==> job 8786 <==
==> flow/design.v <==
`timescale 100ps/10ps
module triangle(clk, reset, nt, xi, yi, busy, po, xo, yo);
input        clk, reset, nt;
input  [2:0] xi, yi;
output       busy, po;
output [2:0] xo, yo;
reg busy, po;
reg [4:0] state, next_state;  
reg [6:0] x_cor[0:2];         
reg [6:0] y_cor[0:2];         
reg [1:0] s0_count;           
reg s1_count;                 
reg s2_count;                 
reg s7_count;                 
reg [4:0] horiz;              
reg [3:0] out_count;          
reg signed [8:0] a[0:1];      
reg signed [8:0] b[0:1];      
reg signed [8:0] c[0:1];      
reg [3:0] ep, save_ep;        
reg signed [7:0] value;       
reg [1:0] o_idx;              
reg [2:0] xo, yo;             
reg loc;                      
reg [3:0] start;              
parameter s0=5'd0,s1=5'd1,s2=5'd2,s3=5'd3,s4=5'd4,s5=5'd5,s6=5'd6,s7=5'd7;
integer i,j;
always @(posedge clk or posedge reset)begin
    if(reset) state<=s0;
    else state<=next_state;
end
always @(*)begin
    case(state)
        s0:next_state=(s0_count==2'd3)?s1:s0;
        s1:next_state=(s1_count==1'b1)?s2:s1;
        s2:next_state=(out_count==y_cor[0]||out_count==y_cor[1]||out_count==y_cor[2])?s5:((s2_count==1'b1)?((value==8'd0)?s5:((value[7]==1'b0)?s3:s4)):s2);
        s3:next_state=(o_idx==2'd2)?s5:s2;
        s4:next_state=(o_idx==2'd1)?s5:s2;
        s5:next_state=(out_count==y_cor[0]||out_count==y_cor[2])?s6:((loc==1'b0)?((out_count==y_cor[1])?((start==x_cor[1])?s6:s5):((start==ep)?s6:s5)):((start==x_cor[0])?s6:s5));
        s6:next_state=(out_count==y_cor[2])?s7:s2;
        s7:next_state=(s7_count==1'b1)?s0:s7;
        default:next_state=s0;
    endcase
end
always @(posedge clk or posedge reset)begin
    if(reset) busy<=1'b0;
    else begin
        if(state==s7&&s7_count==1'b1) busy<=1'b0;
        else if(state==s0&&s0_count==2'd0&&nt==1'b0) busy<=1'b0;
        else busy<=1'b1;
    end
end
always @(posedge clk or posedge reset)begin
    if(reset) s0_count<=2'd0;
    else begin
        if(state==s7) s0_count<=2'd0;
        else if(state==s0&&s0_count==2'd0&&nt==1'b0) s0_count<=2'd0;
        else s0_count<=s0_count+2'd1;
    end
end
always @(posedge clk or posedge reset)begin
    if(reset)begin
        s1_count<=1'b0;
    end
    else begin
        if(state==s1) s1_count<=1'b1;
        else s1_count<=1'b0;
    end
end
always @(posedge clk or posedge reset)begin
    if(reset)begin
        s2_count<=1'b0;
    end
    else begin
        if(state==s2) s2_count<=1'b1;
        else s2_count<=1'b0;
    end
end
always @(posedge clk or posedge reset)begin
    if(reset)begin
        s7_count<=1'b0;
    end
    else begin
        if(state==s7) s7_count<=1'b1;
        else s7_count<=1'b0;
    end
end
always @(posedge clk or posedge reset)begin
    if(reset)begin
        loc<=1'b0;
    end
    else begin
        if(state==s1)begin
            if(x_cor[1]>x_cor[0]) loc<=1'b0;
            else loc<=1'b1;
        end
    end
end
always @(posedge clk or posedge reset)begin
    if(reset)begin
        for(i=0;i<2;i=i+1)begin
            a[i]<=9'd0;
        end
    end
    else begin
        case(state)
            s1:begin
                if(loc==1'b0)begin
                    a[0]<=($signed(y_cor[1])-$signed(y_cor[0]));
                    a[1]<=($signed(y_cor[2])-$signed(y_cor[1]));
                end
                else begin
                    a[0]<=($signed(y_cor[1])-$signed(y_cor[0]));
                    a[1]<=(~($signed(y_cor[2])-$signed(y_cor[1])))+9'd1;
                end
            end
        endcase
    end
end
always @(posedge clk or posedge reset)begin
    if(reset)begin
        for(i=0;i<2;i=i+1)begin
            b[i]<=9'd0;
        end
    end
    else begin
        case(state)
            s1:begin
                if(loc==1'b0)begin
                    b[0]<=(~($signed(x_cor[1])-$signed(x_cor[0])))+9'd1;
                    b[1]<=(~($signed(x_cor[2])-$signed(x_cor[1])))+9'd1;
                end
                else begin
                    b[0]<=(~($signed(x_cor[1])-$signed(x_cor[0])))+9'd1;
                    b[1]<=($signed(x_cor[2])-$signed(x_cor[1]));
                end
            end
        endcase
    end
end
always @(posedge clk or posedge reset)begin
    if(reset)begin
        for(i=0;i<2;i=i+1)begin
            c[i]<=9'd0;
        end
    end
    else begin
        case(state)
            s1:begin
                if(loc==1'b0)begin
                    c[0]<=($signed(y_cor[0]*x_cor[1])-$signed(y_cor[1]*x_cor[0]));
                    c[1]<=($signed(y_cor[1]*x_cor[2])-$signed(y_cor[2]*x_cor[1]));
                end
                else begin
                    c[0]<=($signed(y_cor[0]*x_cor[1])-$signed(y_cor[1]*x_cor[0]));
                    c[1]<=(~($signed(y_cor[1]*x_cor[2])-$signed(y_cor[2]*x_cor[1])))+9'd1;
                end
            end
        endcase
    end
end
always @(posedge clk or posedge reset)begin
    if(reset)begin
        for(i=0;i<3;i=i+1)begin
            x_cor[i]<=7'd0;
        end
    end
    else begin
        case(state)
            s0:begin
                x_cor[s0_count]<=xi;
            end
        endcase
    end
end
always @(posedge clk or posedge reset)begin
    if(reset)begin
        for(i=0;i<3;i=i+1)begin
            y_cor[i]<=7'd0;
        end
    end
    else begin
        case(state)
            s0:begin
                y_cor[s0_count]<=yi;
            end
        endcase
    end
end
always @(posedge clk or posedge reset)begin
    if(reset) begin
        horiz<=5'd0;
    end
    else begin
        case(state)
            s1:begin
                horiz<=(x_cor[1]-x_cor[0]);
            end
        endcase
    end
end
always @(posedge clk or posedge reset)begin
    if(reset)begin
        out_count<=4'd0;
    end
    else begin
        case(state)
            s1:out_count<=y_cor[0];
            s6:out_count<=out_count+4'd1;
        endcase
    end
end
always @(posedge clk or posedge reset)begin
    if(reset)begin
        ep<=4'd0;
    end
    else begin
        if(loc==1'b0)begin
            if(state==s6) ep<=save_ep;
            else if(state==s3)begin
                if(out_count<y_cor[1])begin
                    if(o_idx==2'd2) ep<=ep;
                    else ep<=ep+4'd1;
                end
                else ep<=ep-4'd1;
            end
            else if(state==s4)begin
                if(out_count<y_cor[1]) ep<=ep-4'd1;
                else begin
                    if(o_idx==2'd1) ep<=ep;
                    else ep<=ep+4'd1;
                end
            end
            else ep<=ep;
        end
        else begin
            if(state==s6) ep<=save_ep;
            else if(state==s3)begin
                if(out_count<y_cor[1])begin
                    if(o_idx==2'd2) ep<=ep;
                    else ep<=ep-4'd1;
                end
                else ep<=ep+4'd1;
            end
            else if(state==s4)begin
                if(out_count<y_cor[1]) ep<=ep+4'd1;
                else begin
                    if(o_idx==2'd1) ep<=ep;
                    else ep<=ep-4'd1;
                end
            end
            else ep<=ep;
        end
    end
end
always @(posedge clk or posedge reset)begin
    if(reset)begin
        o_idx<=2'd0;
    end
    else begin
        if(state==s3) o_idx<=2'd1;
        else if(state==s4) o_idx<=2'd2;
        else if(state==s5) o_idx<=2'd0;
    end
end
always @(posedge clk or posedge reset)begin
    if(reset)begin
        save_ep<=4'd0;
    end
    else begin
        if(state==s1) save_ep<=(x_cor[0]+x_cor[1])>>1;
    end
end
always @(posedge clk or posedge reset)begin
    if(reset)begin
        value<=8'd0;
    end
    else begin
        if(state==s2) begin
            if(out_count==y_cor[0]||out_count==y_cor[1]||out_count==y_cor[2]) value<=8'd0;
            else if(out_count<y_cor[1]) begin
                value<=(a[0]*$signed(ep))+(b[0]*$signed(out_count))+c[0];
            end
            else begin
                value<=(a[1]*$signed(ep))+(b[1]*$signed(out_count))+c[1];
            end
        end
    end
end
always @(posedge clk or posedge reset)begin
    if(reset) po<=1'b0;
    else if(state==s5) po<=1'b1;
    else po<=1'b0;
end
always @(posedge clk)begin
    if(state==s5) start<=start+4'd1;
    else begin
        if(loc==1'b0) start<=x_cor[0];
        else begin
            if(out_count==y_cor[1]) start<=x_cor[1];
            else start<=ep;
        end
    end
end
always @(posedge clk or posedge reset)begin
    if(reset)begin
        xo<=3'd0;
    end
    else begin
        if(state==s5)begin
            if(out_count==y_cor[0]) xo<=x_cor[0];
            else if(out_count==y_cor[2]) xo<=x_cor[2];
            else xo<=start;
        end
    end
end
always @(posedge clk or posedge reset)begin
    if(reset)begin
        yo<=3'd0;
    end
    else begin
        if(state==s5)begin
            if(out_count==y_cor[0]) yo<=y_cor[0];
            else if(out_count==y_cor[2]) yo<=y_cor[2];
            else yo<=out_count;
        end
    end
end
endmodule
==> flow/run.sh <==
#!/bin/bash
# the make line also repeats each setting of config.mk as NAME=value (left out here)
make -C /OpenROAD-flow-scripts/flow DESIGN_CONFIG=/design/flow/config.mk WORK_HOME=/design/flow/orfs CLKGATE_MAP_FILE= finish
==> flow/config.mk <==
export PLATFORM = sky130hd
export DESIGN_NAME = triangle
export DESIGN_NICKNAME = triangle
export VERILOG_FILES = /design/flow/design.v
export SDC_FILE = /design/flow/constraint.sdc
export NUM_CORES = 4
export LEC_CHECK = 0
export ABC_AREA = 1
export CAP_MARGIN = 20
export CORE_MARGIN = 7
export CORE_UTILIZATION = 43
export GPL_TIMING_DRIVEN = 0
export MAX_ROUTING_LAYER = met4
export MIN_ROUTING_LAYER = met2
export PLACE_DENSITY_LB_ADDON = 0.15
export SETUP_SLACK_MARGIN = 0.7
export SLEW_MARGIN = 15
export TNS_END_PERCENT = 100
==> flow/constraint.sdc <==
create_clock -name core_clock -period 2.68 [get_ports {clk}]
set_input_delay 0.5360 -clock core_clock [delete_from_list [all_inputs] [get_ports {clk}]]
set_output_delay 0.5360 -clock core_clock [all_outputs]
set_load 0.01 [all_outputs]
==> job 7609 (differences from job 8786) <==
CORE_MARGIN = 2   (was 7)
CORE_UTILIZATION = 72   (was 43)
CTS_CLUSTER_SIZE = 15   (was unset)
GPL_TIMING_DRIVEN = unset   (was 0)
MAX_ROUTING_LAYER = unset   (was met4)
MIN_ROUTING_LAYER = unset   (was met2)
PLACE_DENSITY_LB_ADDON = 0.02   (was 0.15)
SETUP_SLACK_MARGIN = 0.24   (was 0.7)
SLEW_MARGIN = 20   (was 15)
TNS_END_PERCENT = unset   (was 100)
==> flow/constraint.sdc (replaced) <==
create_clock -name core_clock -period 2.75 [get_ports {clk}]
set_input_delay 0.5500 -clock core_clock [delete_from_list [all_inputs] [get_ports {clk}]]
set_output_delay 0.5500 -clock core_clock [all_outputs]
set_load 0.01 [all_outputs]
==> summary of the runs <==
Against job 7609, the power of job 8786 is lower by about 2.4%. Of job 8786 and job 7609, job 8786 has the higher clock-buffer cell count (gap 3). Area after synthesis is the same in job 7609 and job 8786. Between job 8786 and job 7609, the lower die size is in job 7609 (gap 86%, measured against job 7609). In job 8786 the via count is higher than in job 7609, by about 14%. Job 8786 completed and failed the layout checks on setup timing. Job 7609 produced a layout that fails on setup timing. Between job 7609 and job 8786, the lower final cell count is in job 7609 (gap 7.1%, measured against job 8786). Against job 7609, the clock power of job 8786 is lower by about 8%. Between job 8786 and job 7609, the lower hold slack is in job 8786 (gap 0.050 ns).
Power and IR drop assume default switching activity.
